## SingleCycle_Top
module SingleCycle_Top
(
	input				CLK	,
	input				RST	,
	output [9:0]	IMEM_ADDR	,
	input	 [15:0]	IMEM_RDATA	,
	output [9:0]	DMEM_ADDR	,
	output [15:0]	DMEM_WDATA	,
	output			DMEM_WE		,
	input	 [15:0]	DMEM_RDATA
);
make LEC_CHECK=0 ABC_AREA=0 CAP_MARGIN=40 CORE_ASPECT_RATIO=1.17 CORE_MARGIN=2 CORE_UTILIZATION=56 CTS_CLUSTER_SIZE=44 HOLD_SLACK_MARGIN=0.04 SLEW_MARGIN=20 TNS_END_PERCENT=95 finish   # period 8.99 ns
run.sh (not shown) runs the stock make flow with config.mk's settings and CLKGATE_MAP_FILE=.
The baseline completed and failed the layout checks on negative setup slack.
Then changed:
Settings changed: ABC_AREA 0 to not set, CAP_MARGIN 40 to 20, CORE_ASPECT_RATIO 1.17 to not set, CORE_UTILIZATION 56 to 57, CTS_CLUSTER_SIZE 44 to not set, HOLD_SLACK_MARGIN 0.04 to not set, SETUP_SLACK_MARGIN set to 2.24, TNS_END_PERCENT 95 to not set.
Clock period 8.99 ns to 8.14 ns, I/O delays scaled along.
=> Now the flow failed in global routing (5_1_grt) on GRT-0232; die size is lower by 1.7%; area after synthesis does not change; synthesized cell count stays the same.
Then changed:
Settings changed: ABC_AREA set to 1, CORE_UTILIZATION 57 to 72, SETUP_SLACK_MARGIN 2.24 to not set.
Clock period 8.14 ns to 3.42 ns, I/O delays scaled along.
The changed run ended with an error in clock tree synthesis (4_1_cts) with DPL-0038.
Area after synthesis is lower slightly.
Die area is lower by about a fifth.
Synthesized cell count is higher by about a fifth.
Then changed:
Settings changed: ABC_AREA 1 to not set, CORE_UTILIZATION 72 to 58, CTS_CLUSTER_SIZE set to 43, SETUP_SLACK_MARGIN set to 2.25.
Clock period 3.42 ns to 8.66 ns, I/O delays scaled along.
After rerunning: This time the run failed in global routing (5_1_grt); die area grows by 25%; synthesized area grows by 1.2%; synthesized cell count shrinks by 15%.
Then changed:
Settings changed: ABC_AREA set to 1, CAP_MARGIN 20 to 10, CORE_ASPECT_RATIO set to 1.73, CORE_UTILIZATION 58 to 40, CTS_CLUSTER_SIZE 43 to 98, HOLD_SLACK_MARGIN set to 0.04, PLACE_DENSITY_LB_ADDON set to 0.05, SETUP_SLACK_MARGIN 2.25 to 2.51, TNS_END_PERCENT set to 95.
=> The new run died in global routing (5_1_grt) with GRT-0116. Area after synthesis goes down by 1.2%. Synthesized cell count climbs by 17%. Die size grows by 43%.
Then changed:
Settings changed: CAP_MARGIN 10 to 20, CORE_ASPECT_RATIO 1.73 to not set, CORE_UTILIZATION 40 to 58, CTS_CLUSTER_SIZE 98 to not set, HOLD_SLACK_MARGIN 0.04 to not set, PLACE_DENSITY_LB_ADDON 0.05 to not set, SETUP_SLACK_MARGIN 2.51 to not set, TNS_END_PERCENT 95 to not set.
Clock period 8.66 ns to 10.0 ns, I/O delays scaled along.
Now the flow finished but fails on negative setup slack. Die size falls by about 30%. Synthesized area does not change. Synthesized cell count does not change.

SingleCycle_Top again, from the RTL that the note above started with.
==> flow/design.v (excerpt) <==
module SingleCycle_Top
(
	input				CLK	,
	input				RST	,
	output [9:0]	IMEM_ADDR	,
	input	 [15:0]	IMEM_RDATA	,
	output [9:0]	DMEM_ADDR	,
	output [15:0]	DMEM_WDATA	,
	output			DMEM_WE		,
	input	 [15:0]	DMEM_RDATA
);
	wire [15:0] sel_pc_out;
	wire [15:0] pc_out;
	wire [15:0] im_out;
	wire [15:0] alu_in;
	wire [15:0] rd1;
	wire [15:0] rd2;
	wire [15:0] alu_imm_out;
	wire [15:0] alu_out;
	wire [15:0] alu_bypass_out;
	wire [15:0] aux_out;
	wire [15:0] mem_out;
	wire [15:0] mem_bypass_out;
	wire [15:0] store_pc_out;
	wire [15:0] sum_imm_out;
	wire               comp;
	wire               sel_pc;    
	wire               sum_imm;   
	wire               store_pc;  
	wire               reg_we;    
	wire               alu_imm;   
	typedefs::alu_opcode_t alu_ctrl;  
	wire               alu_bypass;
	wire					 alu_feedback_in;
	wire               mem_we;    
	wire               mem_bypass;
	Controller control_block(
		.clk(CLK), 
		.op(typedefs::opcode_t'(im_out[15:10])), 
		.comp(comp), 
		.sel_PC(sel_pc), 
		.sum_imm(sum_imm), 
		.store_pc(store_pc), 
		.reg_we(reg_we), 
		.alu_imm(alu_imm), 
		.alu_ctrl(alu_ctrl), 
		.alu_bypass(alu_bypass),
  ...
clock: 8.14 ns
lec_check: 0
cap_margin: 20
core_margin: 2
core_utilization: 57
cts_cluster_diameter: 28
max_routing_layer: met4
setup_slack_margin: 2.24
slew_margin: 20
The first run stopped in global routing (5_1_grt) on GRT-0232.
Edit:
- ABC_AREA: default -> 1
- CORE_UTILIZATION: 57 -> 40
- CTS_CLUSTER_DIAMETER: 28 -> default
- HOLD_SLACK_MARGIN: default -> 0.29
- MAX_ROUTING_LAYER: met4 -> default
- SETUP_SLACK_MARGIN: 2.24 -> 0.19
- clock period: 8.14 -> 16.0 ns (I/O delays scaled with it)
Outcome: Now the flow finished clean; area after synthesis fell by 1.2%; die area rose by 40%; synthesized cell count rose by 17%.
Edit:
- CAP_MARGIN: 20 -> 35
- GPL_ROUTABILITY_DRIVEN: default -> 0
- MIN_ROUTING_LAYER: default -> met2
Now the flow aborted during global routing (5_1_grt).
Die area stays the same.
Synthesized area does not change.
Synthesized cell count does not change.
Edit:
- CAP_MARGIN: 35 -> 20
- CORE_UTILIZATION: 40 -> 72
- CTS_CLUSTER_SIZE: default -> 94
- GPL_ROUTABILITY_DRIVEN: 0 -> default
- HOLD_SLACK_MARGIN: 0.29 -> default
- MIN_ROUTING_LAYER: met2 -> default
- SETUP_SLACK_MARGIN: 0.19 -> default
- TNS_END_PERCENT: default -> 10
- clock period: 16.0 -> 2.71 ns (I/O delays scaled with it)
Effect: Now the flow never finished: it broke off in clock tree synthesis (4_1_cts) (DPL-0038); die size drops by about 44%; synthesized area stays the same; synthesized cell count is unchanged.
Edit:
- ABC_AREA: 1 -> default
- CORE_UTILIZATION: 72 -> 50
- CTS_CLUSTER_SIZE: 94 -> default
- TNS_END_PERCENT: 10 -> default
- clock period: 2.71 -> 8.66 ns (I/O delays scaled with it)
The new run completed and failed the layout checks on negative setup slack.
Die size grows by 45%.
Synthesized area increases by 1.2%.
Synthesized cell count is lower by 15%.
Edit:
- CORE_UTILIZATION: 50 -> 40
- clock period: 8.66 -> 16.0 ns (I/O delays scaled with it)
Outcome: The changed run finished with timing, DRC and antenna clean. Clock power goes down by 45%. Clock-buffer cell count goes up by 5. Routed wire length goes down by 9.5%. Via count goes down by 15%.
No activity file was given, so power comes from the tool's default toggle rates.
